==> exp/amber <==
==> flow/design.v <==
module spi_slave_interface #(
    parameter integer WIDTH = 16
)(
    input  logic clk,                
    input  logic rst,                
    input  logic sclk,              
    input  logic cs_n,              
    input  logic mosi,              
    output logic miso,              
    output logic wr_en,                             
    output logic [15:0] addr,                       
    output logic signed [WIDTH-1:0] wr_data,        
    input  logic signed [WIDTH-1:0] rd_data         
);
    typedef enum logic [1:0] {
        IDLE,
        SHIFT_IN,
        SHIFT_OUT
    } spi_state_t;
    spi_state_t state, next_state;
    logic [5:0] bit_count;
    logic [31:0] shift_reg;          
    logic [WIDTH-1:0] read_buffer;   
    logic [1:0] sclk_sync;
    logic sclk_rising, sclk_falling;
    always_ff @(posedge clk or posedge rst) begin
        if (rst) begin
            sclk_sync <= 2'b00;
        end else begin
            sclk_sync <= {sclk_sync[0], sclk};
        end
    end
    assign sclk_rising  = (sclk_sync == 2'b01);
    assign sclk_falling = (sclk_sync == 2'b10);
    always_ff @(posedge clk or posedge rst) begin
        if (rst) begin
            state <= IDLE;
        end else begin
            state <= next_state;
        end
    end
    always_comb begin
        next_state = state;
        case (state)
            IDLE: begin
                if (!cs_n) begin
                    next_state = SHIFT_IN;
                end
            end
            SHIFT_IN: begin
                if (bit_count == 6'd32) begin
                    next_state = SHIFT_OUT;
                end
            end
            SHIFT_OUT: begin
                if (cs_n) begin
                    next_state = IDLE;
                end
            end
            default: begin
                next_state = IDLE;
            end
        endcase
    end
    always_ff @(posedge clk or posedge rst) begin
        if (rst) begin
            shift_reg <= 32'd0;
            bit_count <= 6'd0;
        end else if (cs_n) begin
            shift_reg <= 32'd0;
            bit_count <= 6'd0;
        end else if (state == SHIFT_IN) begin
            if (sclk_rising) begin
                shift_reg <= {shift_reg[30:0], mosi};
                bit_count <= bit_count + 1;
            end
        end else if (state != SHIFT_IN) begin
            bit_count <= 6'd0;
        end
    end
    always_ff @(posedge clk or posedge rst) begin
        if (rst) begin
            wr_en   <= 1'b0;
            addr    <= 16'd0;
            wr_data <= '0;
        end else begin
            wr_en <= 1'b0;  
            if (state == SHIFT_IN && bit_count == 6'd32) begin
                addr    <= shift_reg[30:16];
                wr_data <= shift_reg[15:0];
                if (!shift_reg[31]) begin  
                    wr_en <= 1'b1;
                end
            end
        end
    end
    logic rd_pending;
    always_ff @(posedge clk or posedge rst) begin
        if (rst) begin
            rd_pending <= 1'b0;
        end else begin
            rd_pending <= (state == SHIFT_IN && bit_count == 6'd32 && shift_reg[31]);
        end
    end
    always_ff @(posedge clk or posedge rst) begin
        if (rst) begin
            read_buffer <= '0;
        end else begin
            if (rd_pending) begin
                read_buffer <= rd_data;
            end else if (state == SHIFT_OUT && sclk_falling) begin
                read_buffer <= {read_buffer[WIDTH-2:0], 1'b0};
            end
        end
    end
    always_ff @(posedge clk or posedge rst) begin
        if (rst) begin
            miso <= 1'b0;
        end else begin
            if (state == SHIFT_OUT && shift_reg[31]) begin
                miso <= read_buffer[WIDTH-1];
            end else begin
                miso <= 1'b0;
            end
        end
    end
endmodule
module parameter_register_file #(
    parameter integer WIDTH = 16,
    parameter integer NUM_NEURONS_LAYER_1 = 4,
    parameter integer NUM_NEURONS_LAYER_2 = 3
)(
    input  logic clk,
    input  logic rst,
    input  logic wr_en,
    input  logic [15:0] addr,
    input  logic signed [WIDTH-1:0] wr_data,
    output logic signed [WIDTH-1:0] rd_data,
    output logic signed [WIDTH-1:0] threshold,
    output logic signed [WIDTH-1:0] leak,
    output logic signed [WIDTH-1:0] reset_potential,
    output logic signed [WIDTH-1:0] refractory_cycles,
    output logic [NUM_NEURONS_LAYER_1-1:0][NUM_NEURONS_LAYER_2-1:0][WIDTH-1:0] synaptic_weights
);
    logic signed [WIDTH-1:0] threshold_reg, leak_reg, reset_reg, refractory_reg;
    logic [NUM_NEURONS_LAYER_1-1:0][NUM_NEURONS_LAYER_2-1:0][WIDTH-1:0] weight_mem;
    int w_idx, w_i, w_j;
    assign w_idx = addr - 16'h1000;
    assign w_i   = w_idx / NUM_NEURONS_LAYER_2;
    assign w_j   = w_idx % NUM_NEURONS_LAYER_2;
    always_ff @(posedge clk or posedge rst) begin
        if (rst) begin
            threshold_reg   <= 16'd1000;
            leak_reg        <= 16'd10;
            reset_reg       <= 16'd0;
            refractory_reg  <= 16'd10;
            for (int m = 0; m < NUM_NEURONS_LAYER_1; m++) begin
                for (int n = 0; n < NUM_NEURONS_LAYER_2; n++) begin
                    weight_mem[m][n] <= '0;
                end
            end
        end else if (wr_en) begin
            case (addr)
                16'h0000: threshold_reg  <= wr_data;
                16'h0001: leak_reg       <= wr_data;
                16'h0002: reset_reg      <= wr_data;
                16'h0003: refractory_reg <= wr_data;
                default: begin
                    if (addr >= 16'h1000 && addr < 16'h1000 + NUM_NEURONS_LAYER_1 * NUM_NEURONS_LAYER_2) begin
                        weight_mem[w_i][w_j] <= wr_data;
                    end
                end
            endcase
        end
    end
    always_comb begin
        case (addr)
            16'h0000: rd_data = threshold_reg;
            16'h0001: rd_data = leak_reg;
            16'h0002: rd_data = reset_reg;
            16'h0003: rd_data = refractory_reg;
            default: begin
                if (addr >= 16'h1000 && addr < 16'h1000 + NUM_NEURONS_LAYER_1 * NUM_NEURONS_LAYER_2) begin
                    rd_data = weight_mem[w_i][w_j];
                end else begin
                    rd_data = '0;
                end
            end
        endcase
    end
    assign threshold          = threshold_reg;
    assign leak               = leak_reg;
    assign reset_potential    = reset_reg;
    assign refractory_cycles  = refractory_reg;
    assign synaptic_weights   = weight_mem;
endmodule
module lif_neuron #(
    parameter integer WIDTH = 16
)(
    input  logic                      clk,
    input  logic                      rst,
    input  logic signed [WIDTH-1:0]   input_current,
    input  logic signed [WIDTH-1:0]   threshold,
    input  logic signed [WIDTH-1:0]   leak,
    input  logic signed [WIDTH-1:0]   reset_potential,
    input  logic signed [WIDTH-1:0]   refractory_cycles,
    output reg                        spike
);
    localparam signed [WIDTH-1:0] MAX_POTENTIAL = 2**(WIDTH-1) - 1;
    localparam signed [WIDTH-1:0] MIN_POTENTIAL = -(2**(WIDTH-1));
    logic signed [WIDTH-1:0] membrane_potential;
    logic [WIDTH-1:0] refractory_counter;
    logic in_refractory;
    logic signed [WIDTH:0] extended_sum;   
    logic signed [WIDTH-1:0] next_potential;
    logic spike_next;
    always_comb begin
        extended_sum = $signed(membrane_potential) + $signed(input_current) - $signed(leak);
        if (extended_sum > MAX_POTENTIAL)
            next_potential = MAX_POTENTIAL;
        else if (extended_sum < MIN_POTENTIAL)
            next_potential = MIN_POTENTIAL;
        else
            next_potential = extended_sum[WIDTH-1:0];
        spike_next = (!in_refractory && next_potential >= threshold);
    end
    always_ff @(posedge clk or posedge rst) begin
        if (rst) begin
            membrane_potential <= 0;
            spike <= 0;
            refractory_counter <= 0;
            in_refractory <= 0;
        end else begin
            spike <= 0;
            if (in_refractory) begin
                if (refractory_counter == 0)
                    in_refractory <= 0;
                else
                    refractory_counter <= refractory_counter - 1;
            end else begin
                if (spike_next) begin
                    spike <= 1;
                    membrane_potential <= reset_potential;
                    in_refractory <= 1;
                    refractory_counter <= refractory_cycles - 1;
                end else begin
                    membrane_potential <= next_potential;
                end
            end
        end
    end
endmodule
module fully_connected_neural_network #(
    parameter integer WIDTH = 16,
    parameter integer NUM_NEURONS_LAYER_1 = 4,
    parameter integer NUM_NEURONS_LAYER_2 = 3
)(
    input  logic clk,
    input  logic rst,
    input  logic signed [WIDTH-1:0] input_current,
    input  logic signed [WIDTH-1:0] threshold,
    input  logic signed [WIDTH-1:0] leak,
    input  logic signed [WIDTH-1:0] reset_potential,
    input  logic signed [WIDTH-1:0] refractory_cycles,
    input  logic [NUM_NEURONS_LAYER_1-1:0][NUM_NEURONS_LAYER_2-1:0][WIDTH-1:0] synaptic_weights,
    output logic [NUM_NEURONS_LAYER_2-1:0] spikes_layer_2
);
    logic spike_layer_1 [NUM_NEURONS_LAYER_1-1:0];
    logic signed [WIDTH-1:0] input_current_layer_2 [NUM_NEURONS_LAYER_2-1:0];
    logic spike_layer_2_int [NUM_NEURONS_LAYER_2-1:0];
    genvar i;
    generate
        for (i = 0; i < NUM_NEURONS_LAYER_1; i++) begin : layer_1_neurons
            lif_neuron #(
                .WIDTH(WIDTH)
            ) neuron_layer_1 (
                .clk(clk),
                .rst(rst),
                .input_current(input_current),
                .threshold(threshold),
                .leak(leak),
                .reset_potential(reset_potential),
                .refractory_cycles(refractory_cycles),
                .spike(spike_layer_1[i])
            );
        end
    endgenerate
    always_comb begin
        integer j, k;
        for (j = 0; j < NUM_NEURONS_LAYER_2; j++) begin
            input_current_layer_2[j] = 0;
            for (k = 0; k < NUM_NEURONS_LAYER_1; k++) begin
                if (spike_layer_1[k]) begin
                    input_current_layer_2[j] += synaptic_weights[k][j];
                end
            end
        end
    end
    generate
        for (i = 0; i < NUM_NEURONS_LAYER_2; i++) begin : layer_2_neurons
            lif_neuron #(
                .WIDTH(WIDTH)
            ) neuron_layer_2 (
                .clk(clk),
                .rst(rst),
                .input_current(input_current_layer_2[i]),
                .threshold(threshold),
                .leak(leak),
                .reset_potential(reset_potential),
                .refractory_cycles(refractory_cycles),
                .spike(spike_layer_2_int[i])
            );
        end
    endgenerate
    always_ff @(posedge clk or posedge rst) begin
        if (rst) begin
            spikes_layer_2 <= '0;
        end else begin
            for (int s = 0; s < NUM_NEURONS_LAYER_2; s++) begin
                spikes_layer_2[s] <= spike_layer_2_int[s];
            end
        end
    end
endmodule
module top #(
    parameter integer WIDTH = 16,
    parameter integer NUM_NEURONS_LAYER_1 = 4,
    parameter integer NUM_NEURONS_LAYER_2 = 3
)(
    input  logic clk,
    input  logic rst,
    input  logic sclk,
    input  logic cs_n,
    input  logic mosi,
    output logic miso,
    input  logic signed [WIDTH-1:0] input_current,
    output logic [NUM_NEURONS_LAYER_2-1:0] spikes
);
    logic wr_en;
    logic [15:0] addr;
    logic signed [WIDTH-1:0] wr_data;
    logic signed [WIDTH-1:0] rd_data;
    logic signed [WIDTH-1:0] threshold;
    logic signed [WIDTH-1:0] leak;
    logic signed [WIDTH-1:0] reset_potential;
    logic signed [WIDTH-1:0] refractory_cycles;
    logic [NUM_NEURONS_LAYER_1-1:0][NUM_NEURONS_LAYER_2-1:0][WIDTH-1:0] synaptic_weights;
    spi_slave_interface #(
        .WIDTH(WIDTH)
    ) spi_inst (
        .clk(clk),
        .rst(rst),
        .sclk(sclk),
        .cs_n(cs_n),
        .mosi(mosi),
        .miso(miso),
        .wr_en(wr_en),
        .addr(addr),
        .wr_data(wr_data),
        .rd_data(rd_data)
    );
    parameter_register_file #(
        .WIDTH(WIDTH),
        .NUM_NEURONS_LAYER_1(NUM_NEURONS_LAYER_1),
        .NUM_NEURONS_LAYER_2(NUM_NEURONS_LAYER_2)
    ) reg_file (
        .clk(clk),
        .rst(rst),
        .wr_en(wr_en),
        .addr(addr),
        .wr_data(wr_data),
        .rd_data(rd_data),
        .threshold(threshold),
        .leak(leak),
        .reset_potential(reset_potential),
        .refractory_cycles(refractory_cycles),
        .synaptic_weights(synaptic_weights)
    );
    fully_connected_neural_network #(
        .WIDTH(WIDTH),
        .NUM_NEURONS_LAYER_1(NUM_NEURONS_LAYER_1),
        .NUM_NEURONS_LAYER_2(NUM_NEURONS_LAYER_2)
    ) nn_inst (
        .clk(clk),
        .rst(rst),
        .input_current(input_current),
        .threshold(threshold),
        .leak(leak),
        .reset_potential(reset_potential),
        .refractory_cycles(refractory_cycles),
        .synaptic_weights(synaptic_weights),
        .spikes_layer_2(spikes)
    );
endmodule
==> flow/run.sh <==
#!/bin/bash
# the make line also repeats each setting of config.mk as NAME=value (left out here)
make -C /OpenROAD-flow-scripts/flow DESIGN_CONFIG=/design/flow/config.mk WORK_HOME=/design/flow/orfs CLKGATE_MAP_FILE= finish
==> flow/config.mk <==
export PLATFORM = sky130hd
export DESIGN_NAME = top
export DESIGN_NICKNAME = top
export VERILOG_FILES = /design/flow/design.v
export SDC_FILE = /design/flow/constraint.sdc
export NUM_CORES = 4
export LEC_CHECK = 0
export ABC_AREA = 0
export CAP_MARGIN = 30
export CELL_PAD_IN_SITES_GLOBAL_PLACEMENT = 1
export CORE_ASPECT_RATIO = 1.26
export CORE_MARGIN = 2
export CORE_UTILIZATION = 40
export GPL_ROUTABILITY_DRIVEN = 1
export GPL_TIMING_DRIVEN = 0
export HOLD_SLACK_MARGIN = -0.03
export PLACE_DENSITY_LB_ADDON = 0.11
export SLEW_MARGIN = 20
export TNS_END_PERCENT = 85
==> flow/constraint.sdc <==
create_clock -name core_clock -period 22.4 [get_ports {clk}]
set_input_delay 4.4800 -clock core_clock [delete_from_list [all_inputs] [get_ports {clk}]]
set_output_delay 4.4800 -clock core_clock [all_outputs]
set_load 0.01 [all_outputs]
==> inputs of exp/umber, as changes to exp/amber <==
CAP_MARGIN = 15   (was 30)
CELL_PAD_IN_SITES_GLOBAL_PLACEMENT = 0   (was 1)
CORE_ASPECT_RATIO = 0.9   (was 1.26)
CORE_UTILIZATION = 51   (was 40)
GPL_ROUTABILITY_DRIVEN = 0   (was 1)
GPL_TIMING_DRIVEN = default   (was 0)
HOLD_SLACK_MARGIN = default   (was -0.03)
TNS_END_PERCENT = 45   (was 85)
==> flow/constraint.sdc (replaced) <==
create_clock -name core_clock -period 16.3 [get_ports {clk}]
set_input_delay 3.2600 -clock core_clock [delete_from_list [all_inputs] [get_ports {clk}]]
set_output_delay 3.2600 -clock core_clock [all_outputs]
set_load 0.01 [all_outputs]
==> notes <==
In exp/umber the first-iteration DRC count is higher than in exp/amber, by 37%. Core utilization: exp/umber is higher than exp/amber (11 points). In exp/amber the cell count is higher than in exp/umber, by about 8%. Sequential cell count is the same in exp/umber and exp/amber.
==> figures <==
|  | exp/umber | exp/amber |
|---|---|---|
| Routed wl met2 | 59,700 um | 87,200 um |
| Met3 usage in global routing | 0.0443 | 0.0261 |
| Top routing layer in use | met5 | met4 |
| Non-CTS buffers | 106 | 316 |
| Fillcell total | 9,109 | 12,800 |
| Outcome | complete, no violations | complete, no violations |
| Cell depth of the worst setup path | 67 | 70 |
| Maximum number of pins on one net before global-route repair | 78 | 102 |
| Layer carrying the most global-route usage | met1 | met2 |
